`flow/run.sh`:
```
#!/bin/bash
# the make line also repeats each setting of config.mk as NAME=value (left out here)
make -C /OpenROAD-flow-scripts/flow DESIGN_CONFIG=/design/flow/config.mk WORK_HOME=/design/flow/orfs CLKGATE_MAP_FILE= finish
```
`flow/config.mk`:
```
export PLATFORM = sky130hd
export DESIGN_NAME = cordic
export DESIGN_NICKNAME = cordic
export VERILOG_FILES = /design/flow/design.v
export SDC_FILE = /design/flow/constraint.sdc
export NUM_CORES = 4
export LEC_CHECK = 0
export ABC_AREA = 1
export CAP_MARGIN = 25
export CORE_MARGIN = 2
export CORE_UTILIZATION = 57
export CTS_CLUSTER_SIZE = 82
export MAX_ROUTING_LAYER = met4
export PLACE_DENSITY_LB_ADDON = 0.14
export SLEW_MARGIN = 20
export TNS_END_PERCENT = 75
```
`flow/design.v`:
```
module cordic_stage 	(input [15:0] x,
			input [15:0] y,
			input [15:0]z,
			input mode,
			input reset,
			input clock,
			input [2:0] stage,
			output reg [15:0] x_out,
			output reg [15:0] y_out,
			output reg [15:0] z_out,
			output reg mode_out,
			output [2:0] stage_out);
		reg [15:0] atan;
		always @*
		begin
			case (stage) 
				3'b000 : atan = 16'b0_0000000_11001001;
				3'b001 : atan = 16'b0_0000000_01110110;
				3'b010 : atan = 16'b0_0000000_00111110;
				3'b011 : atan = 16'b0_0000000_00011111;
				3'b100 : atan = 16'b0_0000000_00001111;
				3'b101 : atan = 16'b0_0000000_00000111;
				3'b110 : atan = 16'b0_0000000_00000011;
				3'b111 : atan = 16'b0_0000000_00000001;
			endcase
		end
		assign stage_out = stage + 1;
		always @(posedge clock or negedge reset)
		begin
			if (~reset)
			begin
				x_out <= 0;
				y_out <= 0;
				z_out <= 0;
				mode_out <= 0;
			end
			else
			begin
				mode_out <= mode;
				if (mode == 0)
				begin
					if (z[15] == 0)
					begin
						case (x[15]^y[15])
							1'b0 : x_out <= (x[14:0] > (y[14:0] >> stage) ) ? 
									{x[15], x[14:0] - (y[14:0] >> stage)} :
									{~x[15],(y[14:0] >> stage) - x[14:0]}; 
							1'b1 : x_out <= {x[15], x[14:0] + (y[14:0] >> stage)};
						endcase
						case (x[15]^y[15])
							1'b1 : y_out <= (y[14:0] > (x[14:0] >> stage) ) ? 
									{y[15], y[14:0] - (x[14:0] >> stage)} :
									{~y[15],(x[14:0] >> stage) - y[14:0]}; 
							1'b0 : y_out <= {y[15], y[14:0] + (x[14:0] >> stage)};
						endcase
						z_out <= (z[14:0] > atan[14:0]) ? z - atan : {~z[15],atan[14:0] - z[14:0]};
					end
					else
					begin
						case (x[15]^y[15])
							1'b1 : x_out <= (x[14:0] > (y[14:0] >> stage) ) ? 
									{x[15], x[14:0] - (y[14:0] >> stage)} :
									{~x[15],(y[14:0] >> stage) - x[14:0]};
							1'b0 : x_out <= {x[15], x[14:0] + (y[14:0] >> stage)};
						endcase
						case (x[15]^y[15])
							1'b0 : y_out <= (y[14:0] > (x[14:0] >> stage) ) ? 
									{y[15], y[14:0] - (x[14:0] >> stage)} :
									{~y[15],(x[14:0] >> stage) - y[14:0]};
							1'b1 : y_out <= {y[15], y[14:0] + (x[14:0] >> stage)};
						endcase
						z_out <= (z[14:0] > atan[14:0]) ? z - atan : {~z[15],atan[14:0] - z[14:0]};
					end
				end
				else
				begin
					if (y[15] == 1)
					begin
						case (x[15]^y[15])
							1'b0 : x_out <= (x[14:0] > (y[14:0] >> stage) ) ? 
									{x[15], x[14:0] - (y[14:0] >> stage)} :
									{~x[15],(y[14:0] >> stage) - x[14:0]};
							1'b1 : x_out <= {x[15], x[14:0] + (y[14:0] >> stage)};
						endcase
						case (x[15]^y[15])
							1'b1 : y_out <= (y[14:0] > (x[14:0] >> stage) ) ? 
									{y[15], y[14:0] - (x[14:0] >> stage)} :
									{~y[15],(x[14:0] >> stage) - y[14:0]}; 
							1'b0 : y_out <= {y[15], y[14:0] + (x[14:0] >> stage)};
						endcase
						case (z[15])
							1'b0 : z_out <= (z[14:0] > atan[14:0]) ? 
									{z[15], z[14:0] - atan[14:0]} :
									{~z[15],atan[14:0] - z[14:0]};
							1'b1 : z_out <= {z[15], z[14:0] + atan[14:0]};
						endcase
					end
					else
					begin
						case (x[15]^y[15])
							1'b1 : x_out <= (x[14:0] > (y[14:0] >> stage) ) ? 
									{x[15], x[14:0] - (y[14:0] >> stage)} :
									{~x[15],(y[14:0] >> stage) - x[14:0]};
							1'b0 : x_out <= {x[15], x[14:0] + (y[14:0] >> stage)};
						endcase
						case (x[15]^y[15])
							1'b0 : y_out <= (y[14:0] > (x[14:0] >> stage) ) ? 
									{y[15], y[14:0] - (x[14:0] >> stage)} :
									{~y[15],(x[14:0] >> stage) - y[14:0]};
							1'b1 : y_out <= {y[15], y[14:0] + (x[14:0] >> stage)};
						endcase
						case (z[15])
							1'b1 : z_out <= (z[14:0] > atan[14:0]) ? 
									{z[15], z[14:0] - atan[14:0]} :
									{~z[15],atan[14:0] - z[14:0]}; 
							1'b0 : z_out <= {z[15], z[14:0] + atan[14:0]};
						endcase
					end
				end
			end
		end
endmodule
module cordic 	(input op_mode,
		input [15:0] x_coordinate,
		input [15:0] y_coordinate,
		input [15:0] rotate_amount,
		input clock,
		input reset,
		output reg [15:0] x_or_phase_out,
		output reg [15:0] y_or_size_out
		);
		reg [15:0] x_in;
		reg [15:0] y_in;
		reg [15:0] z_in;
		reg mode_in;
		wire [15:0] connections_x [7:0];
		wire [15:0] connections_y [7:0];
		wire [15:0] connections_z [7:0];
		wire connections_mode [7:0];
		wire [2:0] connections_stage [7:0];
		wire [15:0] outx;
		wire [15:0] outy;
		wire [15:0] outz;
		wire [32:0] holderx;
		wire [14:0] divx;
		wire [14:0] divy;
		wire [32:0] holdery;
		assign outx = connections_x[7];
		assign outy = connections_y[7];
		assign outz = connections_z[7];
		assign holderx = outx[14:0];
		assign divx = (holderx << 8) / 15'b00000001_10100101;
		assign holdery = outy[14:0];
		assign divy = (holdery << 8) / 15'b00000001_10100101;
		always @(posedge clock or negedge reset)
		begin
			if (~reset)
			begin
				x_in <= 0;
				y_in <= 0;
				z_in <= 0;
				x_or_phase_out <= 0;
				y_or_size_out <= 0;
			end
			else
			begin
				mode_in <= op_mode;
				if (connections_mode[7] == 0)
				begin
					x_or_phase_out <= {outx[15], divx};
					y_or_size_out <= {outy[15], divy};
				end
				else
				begin
					y_or_size_out <= {outx[15], divx};
					x_or_phase_out <= outz;
				end
				if(op_mode == 0)
				begin
					if (rotate_amount[14:0] <= (15'b0000011_00100100 >> 1))
					begin
						z_in <= rotate_amount;
						x_in <= x_coordinate;
						y_in <= y_coordinate;
					end
					else
					begin
						if (rotate_amount[15] == 1)
						begin
							x_in <= y_coordinate;
							y_in <= {~x_coordinate[15],x_coordinate[14:0]};
							z_in <= {rotate_amount[15],rotate_amount[14:0] - (15'b0000011_00100100 >> 1)};
						end
						else
						begin
							y_in <= x_coordinate;
							x_in <= {~y_coordinate[15],y_coordinate[14:0]};
							z_in <= rotate_amount - (16'b0_0000011_00100100>>1);
						end
					end
				end
				else
				begin
					if (x_coordinate[15] == 0)
					begin
						z_in <= 0;
						x_in <= x_coordinate;
						y_in <= y_coordinate;
					end
					else
					begin
						if (y_coordinate[15] == 0)
						begin
							x_in <= y_coordinate;
							y_in <= {~x_coordinate[15],x_coordinate[14:0]};
							z_in <= (16'b0_0000011_00100100 >> 1);
						end
						else
						begin
							y_in <= x_coordinate;
							x_in <= {~y_coordinate[15],y_coordinate[14:0]};
							z_in <= 16'b1_0000001_10010010;  
						end
					end
				end
			end
		end
		wire [2:0] gnd;
		assign gnd = 0;
		cordic_stage s0 (x_in, y_in, z_in, mode_in, reset, clock, gnd,
				 connections_x[0], connections_y[0], connections_z[0], connections_mode[0], connections_stage[0]);
		genvar i;
		generate
			for (i = 1; i < 8; i = i + 1) begin : stages
				cordic_stage  s0 (connections_x[i - 1],
							connections_y[i - 1],
							connections_z[i - 1],
							connections_mode[i - 1],
							reset,
							clock,
							connections_stage[i - 1],
							connections_x[i], 
							connections_y[i],
							connections_z[i],
							connections_mode[i],
							connections_stage[i]);
			end
		endgenerate
endmodule
```
`flow/constraint.sdc`:
```
create_clock -name core_clock -period 24.1 [get_ports {clock}]
set_input_delay 4.8200 -clock core_clock [delete_from_list [all_inputs] [get_ports {clock}]]
set_output_delay 4.8200 -clock core_clock [all_outputs]
set_load 0.01 [all_outputs]
```
==> qor.txt, run 1 <==
Mean number of vias per cell: 5.734
Delay contributed by the slowest stage of the critical path: 0.41 ns
Post-route DRC violation count: 0
Main area contributors after synthesis: dfrtp_1, ha_1, nand2_1
Setup TNS: 0 ns
Final number of setup-violating endpoints: 0
Overall die height: 323.5 um
Start point of the worst hold path: mode_in
Number of nets in the layout: 9298
Launch point of the critical path: stages[7].s0.x_out[9]
Iter 0 DRT Violations: 5312
Synthesized net count: 9353
Distinct cell type count after synthesis: 90
Critical Path RT: 24.65 ns
Post-CTS Hold Fix Bufs: 0
Number of warnings printed during yosys synthesis: 2
Sink Count: 472
Most frequent cell after synthesis: nand2_1
I/O pin count: 83
Worst Max-Slew Pin Slew: 1.007 ns
Most frequent cells after synthesis: nand2_1, inv_1, nor2_1, o21ai_0, a21oi_1
Filler cell count: 9570
Clock period minus worst slack: 13.27 ns
Synthesized-area fraction occupied by adder cells: 0.1357
Drt pass-1 iters: 7
Mean instance size in the synthesized netlist: 6.690 um2
CP Depth: 100
Path depth of the worst reg2reg path: 100
Area used by multi-input combinational logic: 40330 um2
Total global routing overflow: 0
Post-detail-place hpwl: 141.0 mm
CTS Root Cell: clkbuf_16
Detailed-route via count: 57.69k
Start-to-end type of the worst setup path: register to register
Post-layout period usage: 0.5505
Post-synthesis share of cell area spent on and, or, nand and nor gates: 0.3116
Die Footprint: 104700 um2
Post-Place Worst Slack: 11.11 ns
Largest net degree at the start of global routing: 167
Final count of hold timing violations: 0
Critical path's top delay family: simple AND/OR/NAND/NOR gates
Worst hold path depth: 0
Clock Pin Slew Worst Setup and Hold Paths: 0.06 ns
Inserted Clock Buffers: 57
Worst Hold Path EP: s0.mode_out
Share of flip-flops with an asynchronous set or reset: 0.9979
Logic family by area: simple AND/OR/NAND/NOR gates
Insertion delay of the later-clocked pin in the worst-skew pair: 0.67 ns
Count of final max-slew check failures: 0
Buffer depth of the longest clock path: 3
Synth Area in XOR/XNOR: 0.06306
Register Area: 11820 um2
Post-route clock skew: 0.02741 ns
Portion of the post-synthesis area used by sequential elements: 0.2031
Post-Syn Instances: 8698
Post-synth mux share: 0.007396
Placement row count: 117
Area of the core: 101400 um2
Class of the tightest hold or removal check: register to register
Setup repair after global routing missed its margin: no
Gp weighted congestion: 0.9763
Reg2reg setup slack: 10.83 ns
Init Core Util: 0.5736
Post-synth regs: 472
Post-synth top area cell: dfrtp_1
Max stage delay cell, worst path: dfrtp_1
Chip area line of the yosys report: 58190 um2
Max capacitance violation total: 0
Tool warnings: 387
End-of-flow core utilization: 0.6099
Upper clock frequency limit: 75.38 MHz
Total Routed Length: 175.6 mm
Gr usage total: 0.3388
Compound Share, Synth: 0.1751
Width of the die: 323.5 um
Portion of synthesized cell area occupied by the leading cell type: 0.2025
Worst Path Max Fanout: 19
Dominant register cell in the synthesized netlist: dfrtp_1
Capture point of the worst reg-to-reg path: y_or_size_out[0]
Worst R2R Start: stages[7].s0.x_out[9]
Worst setup path endpoint: y_or_size_out[0]
First-pass GRT wire length: 281.0 mm
PortBufs: 82
Post-CTS Setup Repair Bufs: 0
Worst rel slew slack: 0.3227
Kind of start point of the critical path: register
Post-Syn Area: 58190 um2
H-tree levels: 2
CP Data Arrival Time: 13.81 ns
Tally of non-filler cells in the final layout: 10.06k
Area added between synthesis and finish: 6.321%
Setup WS post-layout: 10.83 ns
Most used cell along the critical path: nand2_1
Initial antenna violation count: 4
CTS tree: yes
Via count of the first global-routing pass: 53.59k
Number of buffer and inverter instances along the worst setup path: 10
Number of cells in Yosys stat: 8698
Status: complete, no violations
Final ANT Viol Nets: 0
Post-CTS resize count: 0
Count of flip-flops with a built-in enable after synthesis: 1
Post-DR wirelength/cell: 17.45 um
Post-placement cell count: 9951
Endpoint kind of the worst setup timing path: register
## metrics by stage
| step | hold WS (ns) | cell area (um2) |
|---|---|---|
| final | 0.4256 | 61870 |
| after global placement | 0.4024 | 59800 |
| after detailed placement | 0.4130 | 59800 |
| after global routing | 0.4480 | 61870 |
| after CTS | 0.4337 | 61850 |
| after floorplan | 0.3519 | 58190 |
## metal layers
layer  vias to the layer above  global-route usage  part of all wire
met1                     26850              0.4619              0.45
met4                         0             0.09736             0.030
met5                         -                   -                 0
met3                       350             0.03203             0.068
li1                      28330                   -                 -
met2                      2166              0.5352              0.45
## area by class of cell
class | count | area share
clock inverters | 36 | 0.007260
clock buffers | 69 | 0.02576
multi-input cells | 6694 | 0.6519
well taps | 1368 | 0.02766
diodes | 4 | 0.0001618
inverters | 1319 | 0.08055
flip-flops and latches | 472 | 0.1910
repair buffers | 99 | 0.01573
==> run 2: changes to the inputs <==
- CAP_MARGIN: 25 -> 15
- CORE_ASPECT_RATIO: not set -> 1.81
- CORE_UTILIZATION: 57 -> 58
- CTS_CLUSTER_DIAMETER: not set -> 196
- CTS_CLUSTER_SIZE: 82 -> not set
- GPL_ROUTABILITY_DRIVEN: not set -> 1
- MAX_ROUTING_LAYER: met4 -> not set
- MIN_ROUTING_LAYER: not set -> met1
- PLACE_DENSITY_LB_ADDON: 0.14 -> 0.07
- SETUP_SLACK_MARGIN: not set -> 2.08
- SLEW_MARGIN: 20 -> 10
- TNS_END_PERCENT: 75 -> not set
- clock period: 24.1 -> 10.4 ns (I/O delays scaled with it)
==> run 2 against run 1 <==
  * Now fails the layout checks on negative setup slack
  * Worst hold slack better by 0.0016 ns
  * Sequential cell count unchanged
  * Global-route usage is 8.3 points higher
  * Area after synthesis did not move
  * Clock-buffer cell count unchanged
  * Die area decreased by 1.6%
  * Clock skew is 0.0088 ns higher
  * Critical endpoint unchanged
  * Highest routed layer is now met5
==> qor.txt, run 2 <==
Status: finished with violations
List of failed layout checks: negative setup slack
Post-CTS Hold Fix Bufs: 0 (unchanged)
Critical Path RT: 11.02 ns (-13.63 ns)
Number of buffer and inverter instances along the worst setup path: 21 (+11)
Class of the tightest hold or removal check: register to register
Final number of setup-violating endpoints: 8 (+8)
Chip area line of the yosys report: 58190 um2 (unchanged)
Inserted Clock Buffers: 51 (-11%)
Share of flip-flops with an asynchronous set or reset: 0.9979 (unchanged)
Post-detail-place hpwl: 170.6 mm (+21%)
Sink Count: 472 (unchanged)
Worst setup path endpoint: y_or_size_out[0]
Mean instance size in the synthesized netlist: 6.690 um2 (unchanged)
Number of cells in Yosys stat: 8698 (unchanged)
Reg2reg setup slack: -2.28 ns (-13.12 ns)
Logic family by area: simple AND/OR/NAND/NOR gates
Critical path's top delay family: simple AND/OR/NAND/NOR gates
Main area contributors after synthesis: dfrtp_1, ha_1, nand2_1
Portion of synthesized cell area occupied by the leading cell type: 0.2025 (unchanged)
Setup WS post-layout: -2.284 ns (-13.12 ns)
Area of the core: 99740 um2 (-1.7%)
Post-route DRC violation count: 0 (unchanged)
Worst Hold Path EP: stages[1].s0.z_out[0]
Setup repair after global routing missed its margin: yes
Via count of the first global-routing pass: 65.64k (+22%)
Dominant register cell in the synthesized netlist: dfrtp_1
Insertion delay of the later-clocked pin in the worst-skew pair: 0.69 ns (+0.02 ns)
Total Routed Length: 229.6 mm (+31%)
Met2 demand-to-capacity share in global routing: 0.7722 (+0.2370)
Most frequent cells after synthesis: nand2_1, inv_1, nor2_1, o21ai_0, a21oi_1
Final count of hold timing violations: 0 (unchanged)
Max capacitance violation total: 0 (unchanged)
Buffer depth of the longest clock path: 3 (unchanged)
Met1 layer usage reported by global route: 0.3654 (-0.09649)
Width of the die: 239.4 um (-26%)
Die Footprint: 103000 um2 (-1.6%)
CTS Root Cell: clkbuf_16
Initial antenna violation count: 12 (+8)
CP Depth: 93 (-7.0%)
Fin area: 71260 um2 (+15%)
Total global routing overflow: 0 (unchanged)
Tool warnings: 392 (+1.3%)
Max stage delay cell, worst path: xor2_1
Capture point of the worst reg-to-reg path: y_or_size_out[0]
Met3 demand-to-capacity share in global routing: 0.08347 (+0.05144)
Detailed-route via count: 65.20k (+13%)
CTS tree: yes
Post-synth mux share: 0.007396 (unchanged)
Post-DR wirelength/cell: 21.02 um (+20%)
Kind of start point of the critical path: register
Post-route clock skew: 0.03623 ns (+0.008823 ns)
Worst hold path depth: 0 (unchanged)
Compound Share, Synth: 0.1751 (unchanged)
Most utilized layer in the global route result: met2
Distinct cell type count after synthesis: 90 (unchanged)
Drt pass-1 iters: 8 (+1)
Worst Path Max Fanout: 8 (-11)
PortBufs: 82 (unchanged)
Clock period minus worst slack: 12.68 ns (-0.5822 ns)
Start point of the worst hold path: s0.z_out[0]
CP Data Arrival Time: 13.30 ns (-0.51 ns)
First-pass GRT wire length: 340.4 mm (+21%)
Number of nets in the layout: 10.19k (+9.6%)
Iter 0 DRT Violations: 4808 (-9.5%)
Overall die height: 430.2 um (+33%)
Clock Pin Slew Worst Setup and Hold Paths: 0.06 ns (about the same)
Delay contributed by the slowest stage of the critical path: 0.62 ns (+0.21 ns)
Endpoint kind of the worst setup timing path: register
Most frequent cell after synthesis: nand2_1
Upper clock frequency limit: 78.84 MHz (+4.6%)
Mean number of vias per cell: 5.969 (+4.1%)
Post-synth regs: 472 (unchanged)
Portion of the post-synthesis area used by sequential elements: 0.2031 (unchanged)
Worst Max-Slew Pin Slew: 1.381 ns (+0.3743 ns)
Area added between synthesis and finish: 22.46%
Setup TNS: -12.18 ns (-12.18 ns)
Count of flip-flops with a built-in enable after synthesis: 1 (unchanged)
Placement row count: 156 (+33%)
Synth Area in XOR/XNOR: 0.06306 (unchanged)
Synthesized-area fraction occupied by adder cells: 0.1357 (unchanged)
Post-synth top area cell: dfrtp_1
Worst R2R Start: stages[7].s0.x_out[12]
Most used cell along the critical path: nand2_2
I/O pin count: 83 (unchanged)
Path depth of the worst reg2reg path: 93 (-7.0%)
Init Core Util: 0.5834 (+0.009822)
Cell Area, Placed: 66220 um2 (+11%)
Launch point of the critical path: stages[7].s0.x_out[12]
Synthesized net count: 9353 (unchanged)
Post-Syn Area: 58190 um2 (unchanged)
Gp weighted congestion: 1.081 (+11%)
Worst rel slew slack: 0.06964 (-0.2531)
Largest net degree at the start of global routing: 116 (-31%)
Post-Syn Instances: 8698 (unchanged)
Start-to-end type of the worst setup path: register to register
Post-synthesis share of cell area spent on and, or, nand and nor gates: 0.3116 (unchanged)
Gr usage total: 0.4214 (+0.08264)
Final ANT Viol Nets: 0 (unchanged)
Number of warnings printed during yosys synthesis: 2 (unchanged)
H-tree levels: 2 (unchanged)
Post-layout period usage: 1.220 (+0.6691)
Count of final max-slew check failures: 0 (unchanged)
==> run 2: final cells by class <==
| cell class | count | area [um2] |
|---|---|---|
| tap | 1343 | 1680 |
| inverter | 1319 | 5040 |
| clock inverter | 24 | 327.8 |
| timing repair buffer | 988 | 8080 |
| clock buffer | 69 | 1454 |
| multi-input combinational | 6705 | 42850 |
| fill | 8021 | 28480 |
| sequential | 472 | 11820 |
| antenna | 3 | 7.507 |
==> run 2: what timing repair did <==
action | in CTS | in global routing
cloned | 11 | 2
endpoints found under the setup margin | 11 | 12
setup buffers | 94 | 57
gates resized | 272 | 201
pin swaps | 153 | 156
==> run 2: per-layer routing <==
layer / vias up / wire [um]
met1: 30230 / 70890
met5: - / 88
li1: 30120 / -
met3: 1613 / 15690
met2: 3228 / 114300
met4: 14 / 28630
==> run 2: per-stage QoR <==
stage / instances / setup WS [ns] / utilization / hold slack [ns]
floorplan: 8698 / -0.2957 / - / 0.3519
global placement: 10660 / -1.422 / 0.6639 / 0.3934
detailed placement: 10660 / -1.588 / 0.6639 / 0.4111
CTS: 10860 / -0.6600 / 0.7006 / 0.4016
global route: 10920 / -3.082 / 0.7144 / 0.4361
finish: 10920 / -2.284 / 0.7145 / 0.4272
==> run 3: changes to the inputs <==
- ABC_AREA: 1 -> 0
- CAP_MARGIN: 15 -> 20
- CELL_PAD_IN_SITES_DETAIL_PLACEMENT: not set -> 2
- CELL_PAD_IN_SITES_GLOBAL_PLACEMENT: not set -> 3
- CORE_ASPECT_RATIO: 1.81 -> not set
- CORE_UTILIZATION: 58 -> 53
- CTS_CLUSTER_DIAMETER: 196 -> not set
- CTS_CLUSTER_SIZE: not set -> 22
- GPL_ROUTABILITY_DRIVEN: 1 -> not set
- HOLD_SLACK_MARGIN: not set -> 0.26
- MIN_ROUTING_LAYER: met1 -> not set
- PLACE_DENSITY: not set -> 0.4
- PLACE_DENSITY_LB_ADDON: 0.07 -> not set
- SETUP_SLACK_MARGIN: 2.08 -> 3.58
- SLEW_MARGIN: 10 -> 20
- clock period: 10.4 -> 20.1 ns (I/O delays scaled with it)
==> run 3 against run 2 <==
  * The run now fails in global placement without I/O
  * Synthesized cell count fell by 17%
  * Area after synthesis fell by 3.0%
  * Die area rose by 6.0%
==> qor.txt, run 3 <==
Post-synth mux share: 0.06045 (+0.05305)
Post-Syn Instances: 7192 (-17%)
Count of flip-flops with a built-in enable after synthesis: 1 (unchanged)
Width of the die: 330.4 um (+38%)
Post-synthesis share of cell area spent on and, or, nand and nor gates: 0.1932 (-0.1184)
Portion of the post-synthesis area used by sequential elements: 0.2093 (+0.006283)
Dominant register cell in the synthesized netlist: dfrtp_1
Portion of synthesized cell area occupied by the leading cell type: 0.2088 (+0.006267)
Number of warnings printed during yosys synthesis: 2 (unchanged)
Chip area line of the yosys report: 56450 um2 (-3.0%)
Compound Share, Synth: 0.2628 (+0.08774)
Init Core Util: 0.5355 (-0.04798)
Synthesized net count: 7847 (-16%)
Mean instance size in the synthesized netlist: 7.849 um2 (+17%)
Die Footprint: 109100 um2 (+6.0%)
Post-synth regs: 472 (unchanged)
Area of the core: 105400 um2 (+5.7%)
Post-Syn Area: 56450 um2 (-3.0%)
Stop Error: [ERROR GPL-0301] Utilization 116.230 % exceeds 100%.
Placement row count: 119 (-24%)
Synth Area in XOR/XNOR: 0.07749 (+0.01443)
Distinct cell type count after synthesis: 153 (+70%)
Most frequent cell after synthesis: nor2_1
Logic family by area: AND-OR/OR-AND gates
Number of cells in Yosys stat: 7192 (-17%)
Stage at which the run stopped: global placement without I/O
Most frequent cells after synthesis: nor2_1, ha_1, a21oi_1, nand2_1, dfrtp_1
Share of flip-flops with an asynchronous set or reset: 0.9979 (unchanged)
Synthesized-area fraction occupied by adder cells: 0.1406 (+0.004907)
Main area contributors after synthesis: dfrtp_1, ha_1, nor2_1
Status: did not finish
Overall die height: 330.4 um (-23%)
Post-synth top area cell: dfrtp_1
==> run 4: changes to the inputs <==
- ABC_AREA: 0 -> 1
- CAP_MARGIN: 20 -> 0
- CELL_PAD_IN_SITES_DETAIL_PLACEMENT: 2 -> not set
- CELL_PAD_IN_SITES_GLOBAL_PLACEMENT: 3 -> not set
- CORE_UTILIZATION: 53 -> 72
- CTS_CLUSTER_DIAMETER: not set -> 263
- CTS_CLUSTER_SIZE: 22 -> not set
- HOLD_SLACK_MARGIN: 0.26 -> not set
- PLACE_DENSITY: 0.4 -> not set
- PLACE_DENSITY_LB_ADDON: not set -> 0.01
- SETUP_SLACK_MARGIN: 3.58 -> 1.14
- clock period: 20.1 -> 3.93 ns (I/O delays scaled with it)
==> run 4 against run 3 <==
  * Synthesized cell count grew 21%
  * The run fails in global routing
  * Die area is 24% lower
  * Area after synthesis rose by 3.1%
==> qor.txt, run 4 <==
Stage at which the run stopped: global routing
Area of the core: 80290 um2 (-24%)
Synthesized-area fraction occupied by adder cells: 0.1357 (-0.004907)
Post-synthesis share of cell area spent on and, or, nand and nor gates: 0.3116 (+0.1184)
Init Core Util: 0.7248 (+0.1894)
Cell Area, Placed: 67080 um2
Synth Area in XOR/XNOR: 0.06306 (-0.01443)
CTS Root Cell: clkbuf_16
Synthesized net count: 9353 (+19%)
Number of cells in Yosys stat: 8698 (+21%)
Post-synth top area cell: dfrtp_1
Post-CTS Hold Fix Bufs: 0
PortBufs: 82
Post-placement cell count: 10.48k
Buffer depth of the longest clock path: 3
Post-Syn Area: 58190 um2 (+3.1%)
Post-detail-place hpwl: 147.6 mm
Inserted Clock Buffers: 54
Distinct cell type count after synthesis: 90 (-41%)
Sink Count: 472
I/O pin count: 83
Overall die height: 288.3 um (-13%)
Die Footprint: 83110 um2 (-24%)
Most frequent cell after synthesis: nand2_1
Post-Syn Instances: 8698 (+21%)
Compound Share, Synth: 0.1751 (-0.08774)
Placement row count: 104 (-13%)
Mean instance size in the synthesized netlist: 6.690 um2 (-15%)
Chip area line of the yosys report: 58190 um2 (+3.1%)
Most frequent cells after synthesis: nand2_1, inv_1, nor2_1, o21ai_0, a21oi_1
Logic family by area: simple AND/OR/NAND/NOR gates
Post-synth mux share: 0.007396 (-0.05305)
Share of flip-flops with an asynchronous set or reset: 0.9979 (unchanged)
Portion of the post-synthesis area used by sequential elements: 0.2031 (-0.006283)
Status: did not finish
Total global routing overflow: 459
Gr usage total: 0.8193
Count of flip-flops with a built-in enable after synthesis: 1 (unchanged)
Post-synth regs: 472 (unchanged)
Stop Error: [ERROR GRT-0232] Routing congestion too high. Check the congestion heatmap in the GUI.
Gp weighted congestion: 1.111
H-tree levels: 2
Dominant register cell in the synthesized netlist: dfrtp_1
Number of warnings printed during yosys synthesis: 2 (unchanged)
Portion of synthesized cell area occupied by the leading cell type: 0.2025 (-0.006267)
Width of the die: 288.3 um (-13%)
Main area contributors after synthesis: dfrtp_1, ha_1, nand2_1
[run 4: routing by layer]
metal | overflow | GRT usage
met1 | 30 | 0.8254
met2 | 251 | 0.9522
met3 | 48 | 0.7242
met4 | 121 | 0.7285
met5 | 9 | 0.5756
[run 4: stage by stage]
step / utilization / hold slack, ns / TNS (ns) / setup WS, ns
after CTS: 0.8978 / 0.1802 / -84.33 / -7.063
after detailed placement: 0.8356 / 0.4399 / -87.94 / -7.344
after global placement: 0.8356 / 0.4178 / -80.34 / -6.802
after floorplan: - / 0.3519 / -74.72 / -6.766
[run 4: what timing repair did]
item	4_1_cts
buffers inserted	140
gates resized	483
pin swaps	201
gates cloned	14
endpoints found under the setup margin	298
==> run 5: changes to the inputs <==
- CAP_MARGIN: 0 -> 20
- CORE_ASPECT_RATIO: not set -> 1.93
- CORE_UTILIZATION: 72 -> 37
- CTS_CLUSTER_DIAMETER: 263 -> not set
- GPL_TIMING_DRIVEN: not set -> 1
- MAX_ROUTING_LAYER: not set -> met4
- PLACE_DENSITY_LB_ADDON: 0.01 -> 0.03
- SETUP_SLACK_MARGIN: 1.14 -> 0.7
- clock period: 3.93 -> 10.4 ns (I/O delays scaled with it)
==> run 5 against run 4 <==
  * Now fails the layout checks on negative setup slack
  * Area after synthesis unchanged
  * Synthesized cell count unchanged
  * Die area increased by 93%
==> qor.txt, run 5 <==
Worst hold path depth: 0
Drt pass-1 iters: 6
Delay contributed by the slowest stage of the critical path: 0.39 ns
Worst R2R Start: stages[7].s0.x_out[12]
Post-route DRC violation count: 0
CTS Root Cell: clkbuf_16
Max capacitance violation total: 0
Start-to-end type of the worst setup path: register to register
Met1 layer usage reported by global route: 0.2304
Synth Area in XOR/XNOR: 0.06306 (unchanged)
Max stage delay cell, worst path: dfrtp_1
Critical path's top delay family: simple AND/OR/NAND/NOR gates
Worst Hold Path EP: s0.mode_out
Number of buffer and inverter instances along the worst setup path: 23
Start point of the worst hold path: mode_in
Sink Count: 472 (unchanged)
Most frequent cells after synthesis: nand2_1, inv_1, nor2_1, o21ai_0, a21oi_1
Launch point of the critical path: stages[7].s0.x_out[12]
Reg2reg setup slack: -0.82 ns
Die Footprint: 160600 um2 (+93%)
Count of flip-flops with a built-in enable after synthesis: 1 (unchanged)
Most utilized layer in the global route result: met2
Critical Path RT: 11.00 ns
Setup WS post-layout: -0.8179 ns
List of failed layout checks: negative setup slack
Gp weighted congestion: 1.019 (-8.3%)
Area added between synthesis and finish: 25.44%
Post-synth regs: 472 (unchanged)
Status: finished with violations
Mean instance size in the synthesized netlist: 6.690 um2 (unchanged)
Worst Path Max Fanout: 8
Detailed-route via count: 61.49k
Distinct cell type count after synthesis: 90 (unchanged)
Number of nets in the layout: 10.27k
Class of the tightest hold or removal check: register to register
Kind of start point of the critical path: register
Capture point of the worst reg-to-reg path: y_or_size_out[0]
Post-synth top area cell: dfrtp_1
First-pass GRT wire length: 364.3 mm
Compound Share, Synth: 0.1751 (unchanged)
Worst rel slew slack: 0.2433
Portion of the post-synthesis area used by sequential elements: 0.2031 (unchanged)
Inserted Clock Buffers: 54 (unchanged)
Post-route clock skew: 0.07221 ns
Path depth of the worst reg2reg path: 102
Post-synthesis share of cell area spent on and, or, nand and nor gates: 0.3116 (unchanged)
Most frequent cell after synthesis: nand2_1
Placement row count: 202 (+94%)
Met2 demand-to-capacity share in global routing: 0.6261
Most used cell along the critical path: nand2_4
Clock Pin Slew Worst Setup and Hold Paths: 0.07 ns
Post-layout period usage: 1.079
Buffer depth of the longest clock path: 3 (unchanged)
Mean number of vias per cell: 5.254
Portion of synthesized cell area occupied by the leading cell type: 0.2025 (unchanged)
CP Depth: 102
Number of warnings printed during yosys synthesis: 2 (unchanged)
Total global routing overflow: 0
Met3 demand-to-capacity share in global routing: 0.02837
Post-Syn Area: 58190 um2 (unchanged)
H-tree levels: 2 (unchanged)
Tool warnings: 392
Fin area: 73000 um2
CP Data Arrival Time: 11.82 ns
Final number of setup-violating endpoints: 5
Gr usage total: 0.3073
Count of final max-slew check failures: 0
Post-Syn Instances: 8698 (unchanged)
Total Routed Length: 243.8 mm
Synthesized net count: 9353 (unchanged)
Cell Area, Placed: 67720 um2 (+0.95%)
Area of the core: 156400 um2 (+95%)
Upper clock frequency limit: 89.14 MHz
I/O pin count: 83 (unchanged)
Post-synth mux share: 0.007396 (unchanged)
Worst setup path endpoint: y_or_size_out[0]
Endpoint kind of the worst setup timing path: register
Share of flip-flops with an asynchronous set or reset: 0.9979 (unchanged)
Worst Max-Slew Pin Slew: 1.123 ns
Largest net degree at the start of global routing: 126
Setup repair after global routing missed its margin: yes
Initial antenna violation count: 7
Synthesized-area fraction occupied by adder cells: 0.1357 (unchanged)
Post-DR wirelength/cell: 20.83 um
Init Core Util: 0.3720 (-0.3528)
PortBufs: 82 (unchanged)
Filler cell count: 16.27k
Iter 0 DRT Violations: 2889
Dominant register cell in the synthesized netlist: dfrtp_1
Post-detail-place hpwl: 203.9 mm (+38%)
Number of cells in Yosys stat: 8698 (unchanged)
Via count of the first global-routing pass: 64.02k
End-of-flow core utilization: 0.4666
CTS tree: yes
Main area contributors after synthesis: dfrtp_1, ha_1, nand2_1
Overall die height: 555.0 um (+92%)
Clock period minus worst slack: 11.22 ns
Final count of hold timing violations: 0
Chip area line of the yosys report: 58190 um2 (unchanged)
Logic family by area: simple AND/OR/NAND/NOR gates
Insertion delay of the later-clocked pin in the worst-skew pair: 0.71 ns
Final ANT Viol Nets: 0
Width of the die: 289.5 um (+0.41%)
## run 5: per-layer routing
metal  share of wire  up-vias
li1                -    30200
met2            0.58     1542
met3           0.027      829
met4            0.10        0
met5               0        -
met1            0.29    28910
## run 5: repair_timing
| action | in CTS | in global routing |
|---|---|---|
| resized | 269 | 258 |
| setup buffers | 92 | 56 |
| endpoints found under the setup margin | 8 | 8 |
| pin swaps | 146 | 223 |
| hold buffers | 0 | 0 |
| cloned | 8 | 2 |
## run 5: per-stage QoR
step / hold WS, ns / setup WS (ns) / TNS (ns) / cells
floorplan: 0.3519 / -0.2957 / -0.5869 / 8698
global placement: 0.4047 / -1.635 / -7.067 / 11440
detailed placement: 0.4154 / -1.691 / -7.316 / 11440
CTS: 0.4295 / -0.8712 / -2.854 / 11640
global route: 0.4411 / -1.539 / -6.731 / 11700
finish: 0.4250 / -0.8179 / -2.916 / 11700
## run 5: layout make-up
type / count / area (um2) / area share
multi-input cells: 6704 / 43100 / 0.5904
flip-flops and latches: 472 / 11820 / 0.1619
repair buffers: 1060 / 8593 / 0.1177
inverters: 1319 / 5051 / 0.06920
well taps: 2040 / 2552 / 0.03497
clock buffers: 62 / 1411 / 0.01933
clock inverters: 39 / 456.7 / 0.006256
diodes: 7 / 17.52 / 0.0002400
==> run 6: changes to the inputs <==
- ABC_AREA: 1 -> 0
- CELL_PAD_IN_SITES_DETAIL_PLACEMENT: not set -> 2
- CORE_ASPECT_RATIO: 1.93 -> 1.71
- CORE_UTILIZATION: 37 -> 68
- CTS_CLUSTER_SIZE: not set -> 22
- GPL_TIMING_DRIVEN: 1 -> 0
- MAX_ROUTING_LAYER: met4 -> not set
- PLACE_DENSITY_LB_ADDON: 0.03 -> not set
- SETUP_SLACK_MARGIN: 0.7 -> not set
- SLEW_MARGIN: 20 -> 0
- TNS_END_PERCENT: not set -> 45
- clock period: 10.4 -> 16.0 ns (I/O delays scaled with it)
==> run 6 against run 5 <==
  * Synthesized cell count is 17% lower
  * The run now fails in detailed placement
  * Area after synthesis is 3.0% lower
  * Die area shrank 47%
==> qor.txt, run 6 <==
Status: did not finish
Stage at which the run stopped: detailed placement
Count of flip-flops with a built-in enable after synthesis: 1 (unchanged)
Distinct cell type count after synthesis: 153 (+70%)
Area of the core: 82530 um2 (-47%)
Post-synthesis share of cell area spent on and, or, nand and nor gates: 0.1932 (-0.1184)
Post-Syn Area: 56450 um2 (-3.0%)
Stop Error: Error: detail_place.tcl, 38 bad optional access
Placement row count: 138 (-32%)
Main area contributors after synthesis: dfrtp_1, ha_1, nor2_1
Width of the die: 224.3 um (-23%)
Number of warnings printed during yosys synthesis: 2 (unchanged)
Most frequent cells after synthesis: nor2_1, ha_1, a21oi_1, nand2_1, dfrtp_1
Synth Area in XOR/XNOR: 0.07749 (+0.01443)
Number of cells in Yosys stat: 7192 (-17%)
Gp weighted congestion: 1.027 (+0.81%)
Post-Syn Instances: 7192 (-17%)
Post-synth regs: 472 (unchanged)
PortBufs: 82 (unchanged)
Portion of synthesized cell area occupied by the leading cell type: 0.2088 (+0.006267)
Most frequent cell after synthesis: nor2_1
Portion of the post-synthesis area used by sequential elements: 0.2093 (+0.006283)
I/O pin count: 83 (unchanged)
Die Footprint: 85410 um2 (-47%)
Logic family by area: AND-OR/OR-AND gates
Compound Share, Synth: 0.2628 (+0.08774)
Chip area line of the yosys report: 56450 um2 (-3.0%)
Overall die height: 380.8 um (-31%)
Share of flip-flops with an asynchronous set or reset: 0.9979 (unchanged)
Mean instance size in the synthesized netlist: 7.849 um2 (+17%)
Dominant register cell in the synthesized netlist: dfrtp_1
Init Core Util: 0.6839 (+0.3120)
Synthesized-area fraction occupied by adder cells: 0.1406 (+0.004907)
Post-synth mux share: 0.06045 (+0.05305)
Synthesized net count: 7847 (-16%)
Post-synth top area cell: dfrtp_1
==> run 6: metrics by stage <==
stage / setup TNS (ns) / instances / area, um2 / setup WS, ns
3_3_place_gp: -3685.83 / 8324 / 58910 / -9.448
2_1_floorplan: 0 / 7192 / 56780 / 0.005928
==> run 7: changes to the inputs <==
- ABC_AREA: 0 -> 1
- CELL_PAD_IN_SITES_DETAIL_PLACEMENT: 2 -> not set
- CORE_ASPECT_RATIO: 1.71 -> not set
- CORE_UTILIZATION: 68 -> 71
- CTS_CLUSTER_DIAMETER: not set -> 263
- CTS_CLUSTER_SIZE: 22 -> not set
- GPL_TIMING_DRIVEN: 0 -> not set
- PLACE_DENSITY_LB_ADDON: not set -> 0.01
- SLEW_MARGIN: 0 -> 20
- TNS_END_PERCENT: 45 -> not set
- clock period: 16.0 -> 5.4 ns (I/O delays scaled with it)
==> run 7 against run 6 <==
  * The run fails in global routing
  * Synthesized cell count increased by 21%
  * Area after synthesis rose by 3.1%
  * Die area down 1.3%
==> qor.txt, run 7 <==
Status: did not finish
Stage at which the run stopped: global routing
Stop Error: [ERROR GRT-0232] Routing congestion too high. Check the congestion heatmap in the GUI.
Inserted Clock Buffers: 53
Dominant register cell in the synthesized netlist: dfrtp_1
Post-Syn Area: 58190 um2 (+3.1%)
Gp weighted congestion: 1.044 (+1.6%)
Post-detail-place hpwl: 143.9 mm
Share of flip-flops with an asynchronous set or reset: 0.9979 (unchanged)
PortBufs: 82 (unchanged)
Cell Area, Placed: 66150 um2
Width of the die: 290.3 um (+29%)
Area of the core: 80810 um2 (-2.1%)
CTS Root Cell: clkbuf_16
Post-Syn Instances: 8698 (+21%)
Count of flip-flops with a built-in enable after synthesis: 1 (unchanged)
Sink Count: 472
Portion of synthesized cell area occupied by the leading cell type: 0.2025 (-0.006267)
Gr usage total: 0.7278
Number of warnings printed during yosys synthesis: 2 (unchanged)
Post-synth mux share: 0.007396 (-0.05305)
Placement row count: 104 (-25%)
Buffer depth of the longest clock path: 3
Post-synthesis share of cell area spent on and, or, nand and nor gates: 0.3116 (+0.1184)
H-tree levels: 2
Main area contributors after synthesis: dfrtp_1, ha_1, nand2_1
Logic family by area: simple AND/OR/NAND/NOR gates
Chip area line of the yosys report: 58190 um2 (+3.1%)
Most frequent cell after synthesis: nand2_1
Distinct cell type count after synthesis: 90 (-41%)
Post-synth top area cell: dfrtp_1
Init Core Util: 0.7201 (+0.03623)
Post-placement cell count: 10.41k
Compound Share, Synth: 0.1751 (-0.08774)
Number of cells in Yosys stat: 8698 (+21%)
Synthesized net count: 9353 (+19%)
Most frequent cells after synthesis: nand2_1, inv_1, nor2_1, o21ai_0, a21oi_1
Post-CTS Hold Fix Bufs: 0
Post-synth regs: 472 (unchanged)
Overall die height: 290.3 um (-24%)
Synthesized-area fraction occupied by adder cells: 0.1357 (-0.004907)
Post-Place Worst Slack: -5.899 ns
Total global routing overflow: 145
I/O pin count: 83 (unchanged)
Portion of the post-synthesis area used by sequential elements: 0.2031 (-0.006283)
Mean instance size in the synthesized netlist: 6.690 um2 (-15%)
Synth Area in XOR/XNOR: 0.06306 (-0.01443)
Die Footprint: 84270 um2 (-1.3%)
==> run 7: routing by layer <==
metal,GRT overflow,track usage
met1,7,0.7497
met2,62,0.8958
met3,17,0.5863
met4,57,0.6176
met5,2,0.3868
==> run 7: repair_timing <==
item,CTS
buffers inserted,110
endpoints found under the setup margin,18
gates resized,316
gates cloned,10
pin swaps,175
==> run 8: changes to the inputs <==
- CORE_UTILIZATION: 71 -> 59
- CTS_CLUSTER_DIAMETER: 263 -> not set
- PLACE_DENSITY: not set -> 0.43
- PLACE_DENSITY_LB_ADDON: 0.01 -> not set
- clock period: 5.4 -> 9.94 ns (I/O delays scaled with it)
==> run 8 against run 7 <==
  * The layout now fails its checks (negative setup slack)
  * Die area rose by 20%
  * Area after synthesis did not move
  * Synthesized cell count did not move
==> qor.txt, run 8 <==
Total global routing overflow: 0
Status: finished with violations
Main area contributors after synthesis: dfrtp_1, ha_1, nand2_1
Post-synth mux share: 0.007396 (unchanged)
Area of the core: 98130 um2 (+21%)
I/O pin count: 83 (unchanged)
Synth Area in XOR/XNOR: 0.06306 (unchanged)
Endpoint kind of the worst setup timing path: register
Gp weighted congestion: 1.017 (-2.6%)
Class of the tightest hold or removal check: register to register
Final count of hold timing violations: 0
CTS Root Cell: clkbuf_16
Compound Share, Synth: 0.1751 (unchanged)
Path depth of the worst reg2reg path: 102
Reg2reg setup slack: -1.63 ns
Post-synth regs: 472 (unchanged)
CTS tree: yes
Count of flip-flops with a built-in enable after synthesis: 1 (unchanged)
Detailed-route via count: 62.41k
Worst Path Max Fanout: 8
Start-to-end type of the worst setup path: register to register
Post-Syn Instances: 8698 (unchanged)
Inserted Clock Buffers: 56 (+5.7%)
Distinct cell type count after synthesis: 90 (unchanged)
Worst rel slew slack: 0.3556
Overall die height: 318.1 um (+9.6%)
Most frequent cells after synthesis: nand2_1, inv_1, nor2_1, o21ai_0, a21oi_1
Drt pass-1 iters: 8
Clock period minus worst slack: 11.57 ns
Chip area line of the yosys report: 58190 um2 (unchanged)
Critical Path RT: 10.50 ns
Setup WS post-layout: -1.627 ns
Max capacitance violation total: 0
Portion of synthesized cell area occupied by the leading cell type: 0.2025 (unchanged)
Capture point of the worst reg-to-reg path: y_or_size_out[0]
Init Core Util: 0.5930 (-0.1271)
Mean number of vias per cell: 5.726
Clock Pin Slew Worst Setup and Hold Paths: 0.07 ns
Post-Syn Area: 58190 um2 (unchanged)
Register Area: 11820 um2
Post-synth top area cell: dfrtp_1
Die Footprint: 101200 um2 (+20%)
CP Depth: 102
Post-placement cell count: 10.61k (+1.8%)
Sink Count: 472 (unchanged)
Worst Max-Slew Pin Slew: 0.9666 ns
Tool warnings: 397
Count of final max-slew check failures: 0
List of failed layout checks: negative setup slack
Dominant register cell in the synthesized netlist: dfrtp_1
Number of nets in the layout: 10.22k
Post-route clock skew: 0.04006 ns
Worst setup path endpoint: y_or_size_out[0]
Tally of non-filler cells in the final layout: 10.90k
Area used by multi-input combinational logic: 42700 um2
First-pass GRT wire length: 302.3 mm
Most used cell along the critical path: nand2_2
Number of cells in Yosys stat: 8698 (unchanged)
Most frequent cell after synthesis: nand2_1
Post-Place Worst Slack: -1.581 ns (+4.317 ns)
Total Routed Length: 190.7 mm
Area added between synthesis and finish: 22.70%
Post-layout period usage: 1.164
Filler cell count: 7905
Largest net degree at the start of global routing: 129
Synthesized net count: 9353 (unchanged)
Number of buffer and inverter instances along the worst setup path: 12
Upper clock frequency limit: 86.46 MHz
Mean instance size in the synthesized netlist: 6.690 um2 (unchanged)
Setup repair after global routing missed its margin: yes
End-of-flow core utilization: 0.7276
Share of flip-flops with an asynchronous set or reset: 0.9979 (unchanged)
Iter 0 DRT Violations: 5625
Delay contributed by the slowest stage of the critical path: 0.42 ns
Portion of the post-synthesis area used by sequential elements: 0.2031 (unchanged)
PortBufs: 82 (unchanged)
Post-DR wirelength/cell: 17.49 um
Post-synthesis share of cell area spent on and, or, nand and nor gates: 0.3116 (unchanged)
Critical path's top delay family: simple AND/OR/NAND/NOR gates
Start point of the worst hold path: mode_in
Kind of start point of the critical path: register
Worst R2R Start: stages[7].s0.x_out[7]
Max stage delay cell, worst path: dfrtp_1
Gr usage total: 0.3600
Width of the die: 318.1 um (+9.6%)
Via count of the first global-routing pass: 59.80k
H-tree levels: 2 (unchanged)
Synthesized-area fraction occupied by adder cells: 0.1357 (unchanged)
Insertion delay of the later-clocked pin in the worst-skew pair: 0.70 ns
Logic family by area: simple AND/OR/NAND/NOR gates
Final number of setup-violating endpoints: 6
CP Data Arrival Time: 12.13 ns
Post-route DRC violation count: 0
Number of warnings printed during yosys synthesis: 2 (unchanged)
Launch point of the critical path: stages[7].s0.x_out[7]
Worst hold path depth: 0
Buffer depth of the longest clock path: 3 (unchanged)
Final ANT Viol Nets: 0
Post-detail-place hpwl: 147.9 mm (+2.8%)
Worst Hold Path EP: s0.mode_out
Initial antenna violation count: 3
Post-CTS Hold Fix Bufs: 0 (unchanged)
Placement row count: 115 (+11%)
-- run 8: repair_timing --
item / in CTS / in global routing
setup buffers: 98 / 79
pin swaps: 88 / 162
endpoints found under the setup margin: 6 / 8
gates cloned: 11 / 3
gates resized: 161 / 253
-- run 8: cell type report --
class / count / area share
multi-input combinational: 6706 / 0.5981
sequential: 472 / 0.1655
timing repair buffer: 1008 / 0.1138
inverter: 1319 / 0.07064
tap: 1287 / 0.02255
clock buffer: 66 / 0.02113
clock inverter: 39 / 0.008236
antenna: 2 / 0.00007009
-- run 8: per-stage QoR --
| stage | hold WS, ns | instance area [um2] | TNS, ns |
|---|---|---|---|
| 4_1_cts | 0.4386 | 69840 | -3.905 |
| 3_5_place_dp | 0.4205 | 66180 | -6.422 |
| 2_1_floorplan | 0.3519 | 59070 | -2.174 |
| 6_report | 0.4336 | 71400 | -7.031 |
| 5_1_grt | 0.4506 | 71400 | -11.34 |
| 3_3_place_gp | 0.4193 | 66180 | -5.582 |
-- run 8: layer usage --
layer,vias up,global-route usage,share of wire
met5,-,0,0.000068
met4,2,0.1473,0.046
met3,540,0.04751,0.071
li1,30190,-,-
met2,2617,0.6035,0.46
met1,29060,0.4686,0.42
==> run 9: changes to the inputs <==
- ABC_AREA: 1 -> 0
- CAP_MARGIN: 20 -> 35
- CORE_ASPECT_RATIO: not set -> 1.16
- CORE_MARGIN: 2 -> 4
- CORE_UTILIZATION: 59 -> 16
- CTS_CLUSTER_DIAMETER: not set -> 98
- CTS_CLUSTER_SIZE: not set -> 16
- GPL_ROUTABILITY_DRIVEN: not set -> 1
- HOLD_SLACK_MARGIN: not set -> 0.03
- MIN_ROUTING_LAYER: not set -> met1
- PLACE_DENSITY: 0.43 -> 0.77
- SETUP_SLACK_MARGIN: not set -> -0.8
- SLEW_MARGIN: 20 -> 10
- TNS_END_PERCENT: not set -> 15
- clock period: 9.94 -> 15.9 ns (I/O delays scaled with it)
==> run 9 against run 8 <==
  * Still fails the layout checks on negative setup slack
  * Via count decreased by 15%
  * Sequential share of layout area increased by 1.7 points
  * First-iteration DRC count decreased by 17%
  * Critical path depth decreased by 41
  * Cell area decreased by 9.1%
  * Largest cell class unchanged
==> qor.txt, run 9 <==
Max Used Layer: met4
Portion of the post-synthesis area used by sequential elements: 0.2093 (+0.006283)
CTS Root Cell: clkbuf_16
Placement row count: 234 (+100%)
Kind of start point of the critical path: register
Post-route clock skew: 0.04945 ns (+0.009386 ns)
Upper clock frequency limit: 62.59 MHz (-28%)
Most frequent cell after synthesis: nor2_1
Post-synth regs: 472 (unchanged)
Via count of the first global-routing pass: 50.29k (-16%)
Worst Max-Slew Pin Slew: 0.9609 ns (-0.005657 ns)
I/O pin count: 83 (unchanged)
Setup TNS: -0.1404 ns (+6.890 ns)
Total global routing overflow: 0 (unchanged)
Class of the tightest hold or removal check: register to register
Synthesized-area fraction occupied by adder cells: 0.1406 (+0.004907)
Post-Syn Area: 56450 um2 (-3.0%)
Area of the core: 350800 um2 (+260%)
Worst Hold Slack: 0.4619 ns (+0.02832 ns)
Insertion delay of the later-clocked pin in the worst-skew pair: 0.64 ns (-0.06 ns)
Endpoint kind of the worst setup timing path: register
Gr usage total: 0.07839 (-0.2816)
Logic family by area: AND-OR/OR-AND gates
Buffer depth of the longest clock path: 3 (unchanged)
List of failed layout checks: negative setup slack
Iter 0 DRT Violations: 4686 (-17%)
Number of buffer and inverter instances along the worst setup path: 3 (-9)
CP Depth: 61 (-40%)
Capture point of the worst reg-to-reg path: x_or_phase_out[0]
Tally of non-filler cells in the final layout: 11.83k (+8.5%)
Die Footprint: 362400 um2 (+260%)
Tool warnings: 388 (-2.3%)
Antenna Cells: 0 (-2)
Post-synth mux share: 0.06045 (+0.05305)
Launch point of the critical path: stages[7].s0.x_out[13]
Routed length on met1: 66.70 mm (-16%)
Final ANT Viol Nets: 0 (unchanged)
Reg2reg setup slack: -0.08 ns (+1.55 ns)
Distinct cell type count after synthesis: 153 (+70%)
Number of warnings printed during yosys synthesis: 2 (unchanged)
Synthesized net count: 7847 (-16%)
Worst setup path endpoint: x_or_phase_out[0]
Start-to-end type of the worst setup path: register to register
Post-DR wirelength/cell: 12.87 um (-26%)
Post-placement cell count: 11.77k (+11%)
Status: finished with violations
Worst R2R Start: stages[7].s0.x_out[13]
Init Core Util: 0.1609 (-0.4321)
Overall die height: 647.7 um (+100%)
Inserted Clock Buffers: 35 (-38%)
Final count of hold timing violations: 0 (unchanged)
Worst rel slew slack: 0.3513 (-0.004359)
H-tree levels: 2 (unchanged)
Area added between synthesis and finish: 14.96%
Initial antenna violation count: 2 (-1)
Post-synthesis share of cell area spent on and, or, nand and nor gates: 0.1932 (-0.1184)
CTS tree: yes
Compound Share, Synth: 0.2628 (+0.08774)
Post-Syn Instances: 7192 (-17%)
Most used cell along the critical path: ha_1
Clock period minus worst slack: 15.98 ns (+4.409 ns)
Synth Area in XOR/XNOR: 0.07749 (+0.01443)
Worst hold path depth: 0 (unchanged)
Total met3 wirelength after detailed routing: 8.352 mm (-39%)
First-pass GRT wire length: 247.6 mm (-18%)
Final number of setup-violating endpoints: 2 (-4)
Critical path's top delay family: AND-OR/OR-AND gates
Chip area line of the yosys report: 56450 um2 (-3.0%)
Post-detail-place hpwl: 119.2 mm (-19%)
Worst Path Max Fanout: 10 (+2)
Mean number of vias per cell: 4.487 (-22%)
Portion of synthesized cell area occupied by the leading cell type: 0.2088 (+0.006267)
CP Data Arrival Time: 16.50 ns (+4.37 ns)
Post-route DRC violation count: 0 (unchanged)
Mean instance size in the synthesized netlist: 7.849 um2 (+17%)
Count of final max-slew check failures: 0 (unchanged)
PortBufs: 82 (unchanged)
Worst Hold Path EP: stages[1].s0.z_out[0]
Dominant register cell in the synthesized netlist: dfrtp_1
Number of cells in Yosys stat: 7192 (-17%)
Critical Path RT: 16.43 ns (+5.93 ns)
Sink Count: 472 (unchanged)
Post-synth top area cell: dfrtp_1
Gp weighted congestion: 0.9231 (-9.2%)
Path depth of the worst reg2reg path: 61 (-40%)
Drt pass-1 iters: 8 (unchanged)
Number of nets in the layout: 7878 (-23%)
Width of the die: 559.5 um (+76%)
Total Routed Length: 152.3 mm (-20%)
Routed wl met2: 71.98 mm (-19%)
Post-layout period usage: 1.005 (-0.1589)
Delay contributed by the slowest stage of the critical path: 0.53 ns (+0.11 ns)
Count of flip-flops with a built-in enable after synthesis: 1 (unchanged)
Max stage delay cell, worst path: dfrtp_1
Clock Pin Slew Worst Setup and Hold Paths: 0.10 ns (+0.03 ns)
Main area contributors after synthesis: dfrtp_1, ha_1, nor2_1
Max capacitance violation total: 0 (unchanged)
Largest net degree at the start of global routing: 168 (+30%)
Post-CTS Hold Fix Bufs: 0 (unchanged)
Start point of the worst hold path: s0.z_out[0]
Most frequent cells after synthesis: nor2_1, ha_1, a21oi_1, nand2_1, dfrtp_1
Detailed-route via count: 53.08k (-15%)
Share of flip-flops with an asynchronous set or reset: 0.9979 (unchanged)
Setup WS post-layout: -0.07592 ns (+1.551 ns)
Setup repair after global routing missed its margin: yes
-- run 9: cell type report --
class | count | area, um2
sequential | 472 | 11820
inverter | 457 | 1727
fill | 39040 | 285900
tap | 4602 | 5758
timing repair buffer | 333 | 2755
clock buffer | 37 | 893.4
multi-input combinational | 5924 | 41880
clock inverter | 4 | 57.56
-- run 9: metrics by stage --
step	setup WS, ns	area [um2]	utilization
5_1_grt	-0.9773	64890	0.1850
4_1_cts	-0.3415	64510	0.1839
3_3_place_gp	-0.1932	63510	0.1811
6_report	-0.07592	64890	0.1850
3_5_place_dp	-0.2820	63560	0.1812
2_1_floorplan	-0.7502	56490	-
-- run 9: layer usage --
layer	vias up	global-route usage
li1	25860	-
met1	25110	0.09991
met2	1750	0.1367
met3	368	0.008899
met4	0	0.02664
met5	-	0
-- run 9: timing repair --
action | 4_1_cts | 5_1_grt
buffers inserted | 0 | 12
endpoints found under the hold margin | 0 | 0
resized | 0 | 55
endpoints found under the setup margin | 0 | 3
==> run 10: changes to the inputs <==
- ABC_AREA: 0 -> 1
- CAP_MARGIN: 35 -> 25
- CELL_PAD_IN_SITES_DETAIL_PLACEMENT: not set -> 1
- CELL_PAD_IN_SITES_GLOBAL_PLACEMENT: not set -> 2
- CORE_ASPECT_RATIO: 1.16 -> 1.71
- CORE_MARGIN: 4 -> 2
- CORE_UTILIZATION: 16 -> 68
- CTS_CLUSTER_DIAMETER: 98 -> 278
- CTS_CLUSTER_SIZE: 16 -> 62
- GPL_ROUTABILITY_DRIVEN: 1 -> not set
- GPL_TIMING_DRIVEN: not set -> 0
- HOLD_SLACK_MARGIN: 0.03 -> not set
- MIN_ROUTING_LAYER: met1 -> not set
- PLACE_DENSITY: 0.77 -> not set
- SETUP_SLACK_MARGIN: -0.8 -> not set
- TNS_END_PERCENT: 15 -> 45
- clock period: 15.9 -> 9.3 ns (I/O delays scaled with it)
==> run 10 against run 9 <==
  * The run now fails in global placement without I/O
  * Die area is 76% lower
  * Synthesized cell count up 21%
  * Area after synthesis grew 3.1%
==> qor.txt, run 10 <==
Status: did not finish
Stage at which the run stopped: global placement without I/O
Stop Error: [ERROR GPL-0301] Utilization 136.717 % exceeds 100%.
Number of warnings printed during yosys synthesis: 2 (unchanged)
Die Footprint: 88020 um2 (-76%)
Compound Share, Synth: 0.1751 (-0.08774)
Main area contributors after synthesis: dfrtp_1, ha_1, nand2_1
Width of the die: 227.7 um (-59%)
Count of flip-flops with a built-in enable after synthesis: 1 (unchanged)
Post-synth regs: 472 (unchanged)
Dominant register cell in the synthesized netlist: dfrtp_1
Logic family by area: simple AND/OR/NAND/NOR gates
Synthesized net count: 9353 (+19%)
Synth Area in XOR/XNOR: 0.06306 (-0.01443)
Post-Syn Instances: 8698 (+21%)
Post-Syn Area: 58190 um2 (+3.1%)
Post-synthesis share of cell area spent on and, or, nand and nor gates: 0.3116 (+0.1184)
Distinct cell type count after synthesis: 90 (-41%)
Post-synth mux share: 0.007396 (-0.05305)
Synthesized-area fraction occupied by adder cells: 0.1357 (-0.004907)
Placement row count: 140 (-40%)
Post-synth top area cell: dfrtp_1
Most frequent cell after synthesis: nand2_1
Mean instance size in the synthesized netlist: 6.690 um2 (-15%)
Overall die height: 386.5 um (-40%)
Share of flip-flops with an asynchronous set or reset: 0.9979 (unchanged)
Portion of the post-synthesis area used by sequential elements: 0.2031 (-0.006283)
Most frequent cells after synthesis: nand2_1, inv_1, nor2_1, o21ai_0, a21oi_1
Init Core Util: 0.6850 (+0.5240)
Number of cells in Yosys stat: 8698 (+21%)
Chip area line of the yosys report: 58190 um2 (+3.1%)
Area of the core: 84960 um2 (-76%)
Portion of synthesized cell area occupied by the leading cell type: 0.2025 (-0.006267)
==> run 11: changes to the inputs <==
- ABC_AREA: 1 -> 0
- CAP_MARGIN: 25 -> 15
- CELL_PAD_IN_SITES_DETAIL_PLACEMENT: 1 -> not set
- CELL_PAD_IN_SITES_GLOBAL_PLACEMENT: 2 -> not set
- CORE_ASPECT_RATIO: 1.71 -> 1.11
- CORE_UTILIZATION: 68 -> 16
- CTS_CLUSTER_DIAMETER: 278 -> 92
- CTS_CLUSTER_SIZE: 62 -> 21
- GPL_ROUTABILITY_DRIVEN: not set -> 1
- GPL_TIMING_DRIVEN: 0 -> not set
- MIN_ROUTING_LAYER: not set -> met1
- PLACE_DENSITY: not set -> 0.77
- SETUP_SLACK_MARGIN: not set -> -1.12
- TNS_END_PERCENT: 45 -> not set
- clock period: 9.3 -> 15.9 ns (I/O delays scaled with it)
==> run 11 against run 10 <==
  * The layout now fails its checks (negative setup slack)
  * Die area grew to 4.1 times the previous value
  * Synthesized cell count shrank 17%
  * Area after synthesis shrank 3.0%
==> qor.txt, run 11 <==
Status: finished with violations
List of failed layout checks: negative setup slack
CTS tree: yes
Reg2reg setup slack: -0.26 ns
Share of flip-flops with an asynchronous set or reset: 0.9979 (unchanged)
Number of nets in the layout: 7862
Worst rel slew slack: 0.2555
Main area contributors after synthesis: dfrtp_1, ha_1, nor2_1
Upper clock frequency limit: 61.87 MHz
Class of the tightest hold or removal check: register to register
Logic family by area: AND-OR/OR-AND gates
Tally of non-filler cells in the final layout: 11.83k
Post-synth top area cell: dfrtp_1
Insertion delay of the later-clocked pin in the worst-skew pair: 0.66 ns
Post-detail-place hpwl: 118.0 mm
Post-route clock skew: 0.03580 ns
Portion of synthesized cell area occupied by the leading cell type: 0.2088 (+0.006267)
Setup WS post-layout: -0.2622 ns
Post-placement cell count: 11.79k
Tool warnings: 385
I/O pin count: 83
Mean number of vias per cell: 4.464
Overall die height: 629.8 um (+63%)
Clock Pin Slew Worst Setup and Hold Paths: 0.10 ns
Max capacitance violation total: 0
Gr usage total: 0.07873
H-tree levels: 1
Post-Place Worst Slack: -0.5790 ns
CTS Root Cell: clkbuf_16
Worst R2R Start: stages[7].s0.x_out[13]
Worst hold path depth: 0
Synth Area in XOR/XNOR: 0.07749 (+0.01443)
Post-synth mux share: 0.06045 (+0.05305)
Clock period minus worst slack: 16.16 ns
Post-layout period usage: 1.016
Number of buffer and inverter instances along the worst setup path: 3
Most frequent cell after synthesis: nor2_1
Compound Share, Synth: 0.2628 (+0.08774)
Start point of the worst hold path: s0.z_out[0]
Area added between synthesis and finish: 14.16%
Number of warnings printed during yosys synthesis: 2 (unchanged)
Post-synth regs: 472 (unchanged)
Synthesized-area fraction occupied by adder cells: 0.1406 (+0.004907)
Largest net degree at the start of global routing: 176
Dominant register cell in the synthesized netlist: dfrtp_1
Synthesized net count: 7847 (-16%)
Max stage delay cell, worst path: dfrtp_1
PortBufs: 82
Register Area: 11820 um2
Launch point of the critical path: stages[7].s0.x_out[13]
Setup TNS: -0.5241 ns
Iter 0 DRT Violations: 4462
CP Depth: 59
Post-CTS Hold Fix Bufs: 0
Portion of the post-synthesis area used by sequential elements: 0.2093 (+0.006283)
Path depth of the worst reg2reg path: 59
Buffer depth of the longest clock path: 3
Worst Max-Slew Pin Slew: 1.116 ns
Number of cells in Yosys stat: 7192 (-17%)
Gp weighted congestion: 0.9237
Die Footprint: 357600 um2 (+310%)
Mean instance size in the synthesized netlist: 7.849 um2 (+17%)
Post-route DRC violation count: 0
First-pass GRT wire length: 244.4 mm
Filler cell count: 39.10k
CP Data Arrival Time: 16.71 ns
Worst Hold Path EP: stages[1].s0.z_out[0]
Detailed-route via count: 52.82k
Count of flip-flops with a built-in enable after synthesis: 1 (unchanged)
Total Routed Length: 150.0 mm
Delay contributed by the slowest stage of the critical path: 0.54 ns
Endpoint kind of the worst setup timing path: register
Total global routing overflow: 0
Most frequent cells after synthesis: nor2_1, ha_1, a21oi_1, nand2_1, dfrtp_1
Inserted Clock Buffers: 27
Distinct cell type count after synthesis: 153 (+70%)
Area of the core: 350700 um2 (+310%)
Critical Path RT: 16.45 ns
Kind of start point of the critical path: register
Worst setup path endpoint: x_or_phase_out[0]
Critical path's top delay family: AND-OR/OR-AND gates
Start-to-end type of the worst setup path: register to register
Via count of the first global-routing pass: 49.29k
Final count of hold timing violations: 0
Area used by multi-input combinational logic: 41700 um2
Most used cell along the critical path: ha_1
Drt pass-1 iters: 7
Count of final max-slew check failures: 0
Post-Syn Area: 56450 um2 (-3.0%)
Post-synthesis share of cell area spent on and, or, nand and nor gates: 0.1932 (-0.1184)
Post-DR wirelength/cell: 12.68 um
Capture point of the worst reg-to-reg path: x_or_phase_out[0]
Post-Syn Instances: 7192 (-17%)
Init Core Util: 0.1610 (-0.5240)
Width of the die: 567.8 um (+150%)
Initial antenna violation count: 3
Final ANT Viol Nets: 0
Placement row count: 229 (+64%)
Chip area line of the yosys report: 56450 um2 (-3.0%)
Worst Path Max Fanout: 9
Sink Count: 472
Final number of setup-violating endpoints: 2
[run 11: metrics by stage]
| step | utilization | cell area, um2 | hold slack, ns |
|---|---|---|---|
| 4_1_cts | 0.1833 | 64270 | 0.4726 |
| 3_3_place_gp | 0.1811 | 63520 | 0.4378 |
| 3_5_place_dp | 0.1811 | 63520 | 0.4556 |
| 6_report | 0.1837 | 64440 | 0.4751 |
| 5_1_grt | 0.1837 | 64440 | 0.4994 |
| 2_1_floorplan | - | 56450 | 0.3995 |
[run 11: area by class of cell]
type,instances,share of cell area
Inverter,457,0.02672
Timing Repair Buffer,325,0.04151
Sequential cell,472,0.1834
Clock buffer,30,0.01081
Tap cell,4620,0.08970
Multi-Input combinational cell,5924,0.6471
Antenna cell,1,0.00003883
Clock inverter,3,0.0007961
[run 11: timing repair]
| action | 4_1_cts | 5_1_grt |
|---|---|---|
| resized | 0 | 22 |
| endpoints found under the hold margin | 0 | 0 |
| buffers inserted | 0 | 6 |
| setup endpoints to repair | 0 | 3 |
[run 11: routing by layer]
metal | share of wire | vias to the layer above | wire (um) | global-route usage
met5 | 0.000087 | - | 13 | 0
met4 | 0.029 | 2 | 4376 | 0.02255
met3 | 0.054 | 297 | 8165 | 0.008868
met2 | 0.46 | 1754 | 68960 | 0.1324
met1 | 0.46 | 24940 | 68490 | 0.1053
li1 | - | 25830 | - | -
